==> run E: inputs <==
## GameModeEazy
module GameModeEazy(
input wire clk,
input wire rst,
input wire load,
input wire [63:0] load_board,
input wire [3:0]btn,
input wire [3:0]mode,
output wire [63:0] num,
output wire [15:0] judge
    );
Settings: LEC_CHECK=0, ABC_AREA=0, CAP_MARGIN=20, CELL_PAD_IN_SITES_GLOBAL_PLACEMENT=3, CORE_MARGIN=9, CORE_UTILIZATION=27, CTS_CLUSTER_DIAMETER=322, CTS_CLUSTER_SIZE=100, HOLD_SLACK_MARGIN=-0.09, SLEW_MARGIN=20; clock period 28.0 ns.
run.sh (not shown) runs the stock make flow with config.mk's settings and CLKGATE_MAP_FILE=.
==> inputs of run C, as changes to run E <==
Settings changed: ABC_AREA 0 to not set, CELL_PAD_IN_SITES_GLOBAL_PLACEMENT 3 to not set, CORE_MARGIN 9 to 2, CORE_UTILIZATION 27 to 30, CTS_CLUSTER_DIAMETER 322 to not set, CTS_CLUSTER_SIZE 100 to not set, GPL_ROUTABILITY_DRIVEN set to 1, HOLD_SLACK_MARGIN -0.09 to not set.
==> qor summary <==
| quantity | run E | run C |
|---|---|---|
| Slowest cell on the critical path | sky130_fd_sc_hd__nor2_1 | sky130_fd_sc_hd__mux4_2 |
| Crit path required time | 28.29 ns | 28.31 ns |
| Result of the run | timing/DRC/antenna clean | timing/DRC/antenna clean |
| Final WL | 327.5 mm | 289.2 mm |
| Maximum number of pins on one net before global-route repair | 52 | 68 |
| Net count of the finished layout | 7,258 | 7,383 |
| Signal buffers | 694 | 819 |
| Syn-to-layout area delta | 17.50% | 18.77% |
| Via count normalized by instance count | 6.604 | 6.834 |
| Reg area | 1445 sq um | 1423 sq um |
| FF-to-FF path depth | 114 | 115 |
| Placer's final routability congestion estimate | 1.023 | 1.105 |
| Critical path arrival | 27.63 ns | 27.26 ns |
| Worst setup slack for register-to-register paths | 0.95 ns | 1.04 ns |
| Total non-filler cell area in the finished layout | 52,870 sq um | 53,440 sq um |
| WL met3 | 23.47 mm | 36.59 mm |

---

==> v7 <==
Starting RTL as in the previous note.
Settings: LEC_CHECK=0, CAP_MARGIN=20, CORE_MARGIN=2, CORE_UTILIZATION=72, CTS_CLUSTER_SIZE=93, GPL_ROUTABILITY_DRIVEN=1, PLACE_DENSITY_LB_ADDON=0.22, SETUP_SLACK_MARGIN=3.36, SLEW_MARGIN=20; clock period 13.4 ns.
==> v6 (differences from v7) <==
--- a/flow/config.mk
+++ b/flow/config.mk
@@ -7,9 +7,6 @@
 export LEC_CHECK = 0
 export CAP_MARGIN = 20
 export CORE_MARGIN = 2
-export CORE_UTILIZATION = 72
-export CTS_CLUSTER_SIZE = 93
+export CORE_UTILIZATION = 58
 export GPL_ROUTABILITY_DRIVEN = 1
-export PLACE_DENSITY_LB_ADDON = 0.22
-export SETUP_SLACK_MARGIN = 3.36
 export SLEW_MARGIN = 20
==> flow/constraint.sdc (replaced) <==
create_clock -name core_clock -period 21.9 [get_ports {clk}]
set_input_delay 4.3800 -clock core_clock [delete_from_list [all_inputs] [get_ports {clk}]]
set_output_delay 4.3800 -clock core_clock [all_outputs]
set_load 0.01 [all_outputs]
==> run summary <==
run results: floorplan row count 102, Post-synth regs 69, status did not finish, DIE WIDTH 282.5 um, Core ar. 77,080 um^2, Stopped at global routing (5_1_grt), error that halted the flow [ERROR GRT-0116] Global routing finished with congestion. Check the congestion regions in the DRC Viewer., DIE HEIGHT 282.5 um
The numbers above come from v6.

==> run summary <==
run results: Stopped at detailed placement (3_5_place_dp), ys async rst share 0%, floorplan row count 91, DIE WIDTH 254.0 um, error that halted the flow [ERROR DPL-0038] Utilization greater than 100%, impossible to legalize, status did not finish, Post-synth regs 69, DIE HEIGHT 254.0 um
The numbers above come from v7.


---

==> job 6702: inputs <==
Starting RTL as in the previous note.
## GameModeEazy
module GameModeEazy(
input wire clk,
input wire rst,
input wire load,
input wire [63:0] load_board,
input wire [3:0]btn,
input wire [3:0]mode,
output wire [63:0] num,
output wire [15:0] judge
    );
==> flow/config.mk <==
export PLATFORM = sky130hd
export DESIGN_NAME = GameModeEazy
export DESIGN_NICKNAME = GameModeEazy
export VERILOG_FILES = /design/flow/design.v
export SDC_FILE = /design/flow/constraint.sdc
export NUM_CORES = 4
export LEC_CHECK = 0
export ABC_AREA = 1
export CAP_MARGIN = 20
export CORE_MARGIN = 2
export CORE_UTILIZATION = 51
export CTS_CLUSTER_DIAMETER = 255
export CTS_CLUSTER_SIZE = 98
export GPL_ROUTABILITY_DRIVEN = 1
export SETUP_SLACK_MARGIN = -0.93
export SLEW_MARGIN = 20
==> flow/constraint.sdc <==
create_clock -name core_clock -period 12.1 [get_ports {clk}]
set_input_delay 2.4200 -clock core_clock [delete_from_list [all_inputs] [get_ports {clk}]]
set_output_delay 2.4200 -clock core_clock [all_outputs]
set_load 0.01 [all_outputs]
==> job 8632 (differences from job 6702) <==
--- a/flow/config.mk
+++ b/flow/config.mk
@@ -8,9 +8,10 @@
 export ABC_AREA = 1
 export CAP_MARGIN = 20
 export CORE_MARGIN = 2
-export CORE_UTILIZATION = 51
-export CTS_CLUSTER_DIAMETER = 255
-export CTS_CLUSTER_SIZE = 98
+export CORE_UTILIZATION = 71
+export CTS_CLUSTER_DIAMETER = 351
+export CTS_CLUSTER_SIZE = 97
 export GPL_ROUTABILITY_DRIVEN = 1
-export SETUP_SLACK_MARGIN = -0.93
+export PLACE_DENSITY = 0.35
 export SLEW_MARGIN = 20
+export TNS_END_PERCENT = 15
==> flow/constraint.sdc (replaced) <==
create_clock -name core_clock -period 20.5 [get_ports {clk}]
set_input_delay 4.1000 -clock core_clock [delete_from_list [all_inputs] [get_ports {clk}]]
set_output_delay 4.1000 -clock core_clock [all_outputs]
set_load 0.01 [all_outputs]
==> job 3048 (differences from job 6702) <==
==> flow/config.mk (replaced) <==
export PLATFORM = sky130hd
export DESIGN_NAME = GameModeEazy
export DESIGN_NICKNAME = GameModeEazy
export VERILOG_FILES = /design/flow/design.v
export SDC_FILE = /design/flow/constraint.sdc
export NUM_CORES = 4
export LEC_CHECK = 0
export ABC_AREA = 0
export CAP_MARGIN = 20
export CORE_MARGIN = 2
export CORE_UTILIZATION = 27
export CTS_CLUSTER_DIAMETER = 322
export CTS_CLUSTER_SIZE = 100
export HOLD_SLACK_MARGIN = 0.27
export SLEW_MARGIN = 20
export TNS_END_PERCENT = 5
==> flow/constraint.sdc (replaced) <==
create_clock -name core_clock -period 28.0 [get_ports {clk}]
set_input_delay 5.6000 -clock core_clock [delete_from_list [all_inputs] [get_ports {clk}]]
set_output_delay 5.6000 -clock core_clock [all_outputs]
set_load 0.01 [all_outputs]
==> job 1064 (differences from job 6702) <==
==> flow/config.mk (replaced) <==
export PLATFORM = sky130hd
export DESIGN_NAME = GameModeEazy
export DESIGN_NICKNAME = GameModeEazy
export VERILOG_FILES = /design/flow/design.v
export SDC_FILE = /design/flow/constraint.sdc
export NUM_CORES = 4
export LEC_CHECK = 0
export CAP_MARGIN = 20
export CORE_MARGIN = 2
export CORE_UTILIZATION = 28
export GPL_ROUTABILITY_DRIVEN = 1
export SLEW_MARGIN = 20
==> flow/constraint.sdc (replaced) <==
create_clock -name core_clock -period 33.1 [get_ports {clk}]
set_input_delay 6.6200 -clock core_clock [delete_from_list [all_inputs] [get_ports {clk}]]
set_output_delay 6.6200 -clock core_clock [all_outputs]
set_load 0.01 [all_outputs]
==> results.tsv <==
stage	metric	value	unit
status	status	aborted with a tool error	
status	Exit stage	global routing (5_1_grt)	
yosys	yosys aoi share	0.113	
yosys	synthesized area per cell	5.26	µm²
yosys	Adder Share, Synth	0.0385	
floorplanning	chip area	0.0735	mm²
yosys	Syn Inst Count	6909	
yosys	top cells by count, synth	nand2_1 (2423), nand3_1 (1031), inv_1 (718)	
floorplanning	Die Wd	271	µm
floorplanning	Die Y-Extent	271	µm
yosys	# Cells Yosys	6909	
-- figures above: job 6702

==> results.tsv <==
stage	metric	value	unit
status	status	timing/DRC/antenna clean	
yosys	Syn Inst Count	6829	
yosys	# Cells Yosys	6829	
yosys	Adder Share, Synth	0.0320	
floorplanning	Die Y-Extent	412	µm
yosys	synthesized area per cell	6.59	µm²
-- figures above: job 3048

==> results.tsv <==
stage	metric	value	unit
floorplanning	chip area	0.164	mm²
yosys	synthesized area per cell	6.59	µm²
routing	metal2 WL	117	mm
yosys	top cells by count, synth	a21oi_1 (620), nor2_1 (602), nand2_1 (592)	
yosys	yosys aoi share	0.443	
status	status	timing/DRC/antenna clean	
yosys	Syn Inst Count	6829	
floorplanning	area of the core	0.160	mm²
timing	final hold viol count	0	
floorplanning	Die Wd	405	µm
-- figures above: job 1064

==> results.tsv <==
stage	metric	value	unit
status	status	aborted with a tool error	
floorplanning	Die Wd	230	µm
yosys	# Cells Yosys	6909	
status	Exit stage	global routing (5_1_grt)	
floorplanning	chip area	0.0530	mm²
yosys	Adder Share, Synth	0.0385	
yosys	top cells by count, synth	nand2_1 (2423), nand3_1 (1031), inv_1 (718)	
status	Log Error	[ERROR GRT-0232] Routing congestion too high. Check the congestion heatmap in the GUI.	
-- figures above: job 8632


---

==> build 89: inputs <==
Starting RTL as in the previous note.
==> flow/config.mk <==
export PLATFORM = sky130hd
export DESIGN_NAME = GameModeEazy
export DESIGN_NICKNAME = GameModeEazy
export VERILOG_FILES = /design/flow/design.v
export SDC_FILE = /design/flow/constraint.sdc
export NUM_CORES = 4
export LEC_CHECK = 0
export CAP_MARGIN = 20
export CORE_MARGIN = 2
export CORE_UTILIZATION = 72
export CTS_CLUSTER_SIZE = 91
export GPL_ROUTABILITY_DRIVEN = 1
export PLACE_DENSITY_LB_ADDON = 0.22
export SETUP_SLACK_MARGIN = 3.85
export SLEW_MARGIN = 20
export TNS_END_PERCENT = 5
==> flow/constraint.sdc <==
create_clock -name core_clock -period 13.4 [get_ports {clk}]
set_input_delay 2.6800 -clock core_clock [delete_from_list [all_inputs] [get_ports {clk}]]
set_output_delay 2.6800 -clock core_clock [all_outputs]
set_load 0.01 [all_outputs]
==> trial 57: changes against build 89 <==
Settings changed: CORE_UTILIZATION 72 to 30, CTS_CLUSTER_SIZE 91 to unset, PLACE_DENSITY_LB_ADDON 0.22 to unset, SETUP_SLACK_MARGIN 3.85 to unset, TNS_END_PERCENT 5 to unset.
==> flow/constraint.sdc (replaced) <==
create_clock -name core_clock -period 27.6 [get_ports {clk}]
set_input_delay 5.5200 -clock core_clock [delete_from_list [all_inputs] [get_ports {clk}]]
set_output_delay 5.5200 -clock core_clock [all_outputs]
set_load 0.01 [all_outputs]
==> trial 36: changes against build 89 <==
Settings changed: CORE_UTILIZATION 72 to 51, CTS_CLUSTER_SIZE 91 to unset, PLACE_DENSITY_LB_ADDON 0.22 to unset, SETUP_SLACK_MARGIN 3.85 to unset, TNS_END_PERCENT 5 to unset.
==> flow/constraint.sdc (replaced) <==
create_clock -name core_clock -period 21.3 [get_ports {clk}]
set_input_delay 4.2600 -clock core_clock [delete_from_list [all_inputs] [get_ports {clk}]]
set_output_delay 4.2600 -clock core_clock [all_outputs]
set_load 0.01 [all_outputs]
==> notes <==
Trial 57 completed with no timing, DRC or antenna violations. Build 89 stopped in detailed placement (3_5_place_dp). Trial 36 stopped in global routing (5_1_grt).
Synthesized cell count is the same in build 89 and trial 57.
Die area: build 89 is smaller than trial 57 (58%).
In synthesized area, trial 36 and trial 57 do not differ.
==> figures <==
Worst slack at placement: build 89 -; trial 36 -3.71 ns; trial 57 -0.629 ns
Number of placement rows: build 89 91; trial 36 108; trial 57 142
Die Outline Area: build 89 64500 um^2; trial 36 90600 um^2; trial 57 153000 um^2
Core box area: build 89 61700 um^2; trial 36 87200 um^2; trial 57 149000 um^2
Cts hold-fix bufs: build 89 -; trial 36 0; trial 57 0
Floorplan die height: build 89 254 um; trial 36 301 um; trial 57 391 um
Result of the run: build 89 stopped before the end; trial 36 stopped before the end; trial 57 timing/DRC/antenna clean
Stage where the flow stopped: build 89 detailed placement (3_5_place_dp); trial 36 global routing (5_1_grt); trial 57 -
Clock sink count: build 89 -; trial 36 69; trial 57 69
Post-CTS Setup Repair Bufs: build 89 -; trial 36 247; trial 57 0
Library cell used as clock root buffer: build 89 -; trial 36 sky130_fd_sc_hd__clkbuf_16; trial 57 sky130_fd_sc_hd__clkbuf_16
Gates resized, CTS repair: build 89 -; trial 36 388; trial 57 2
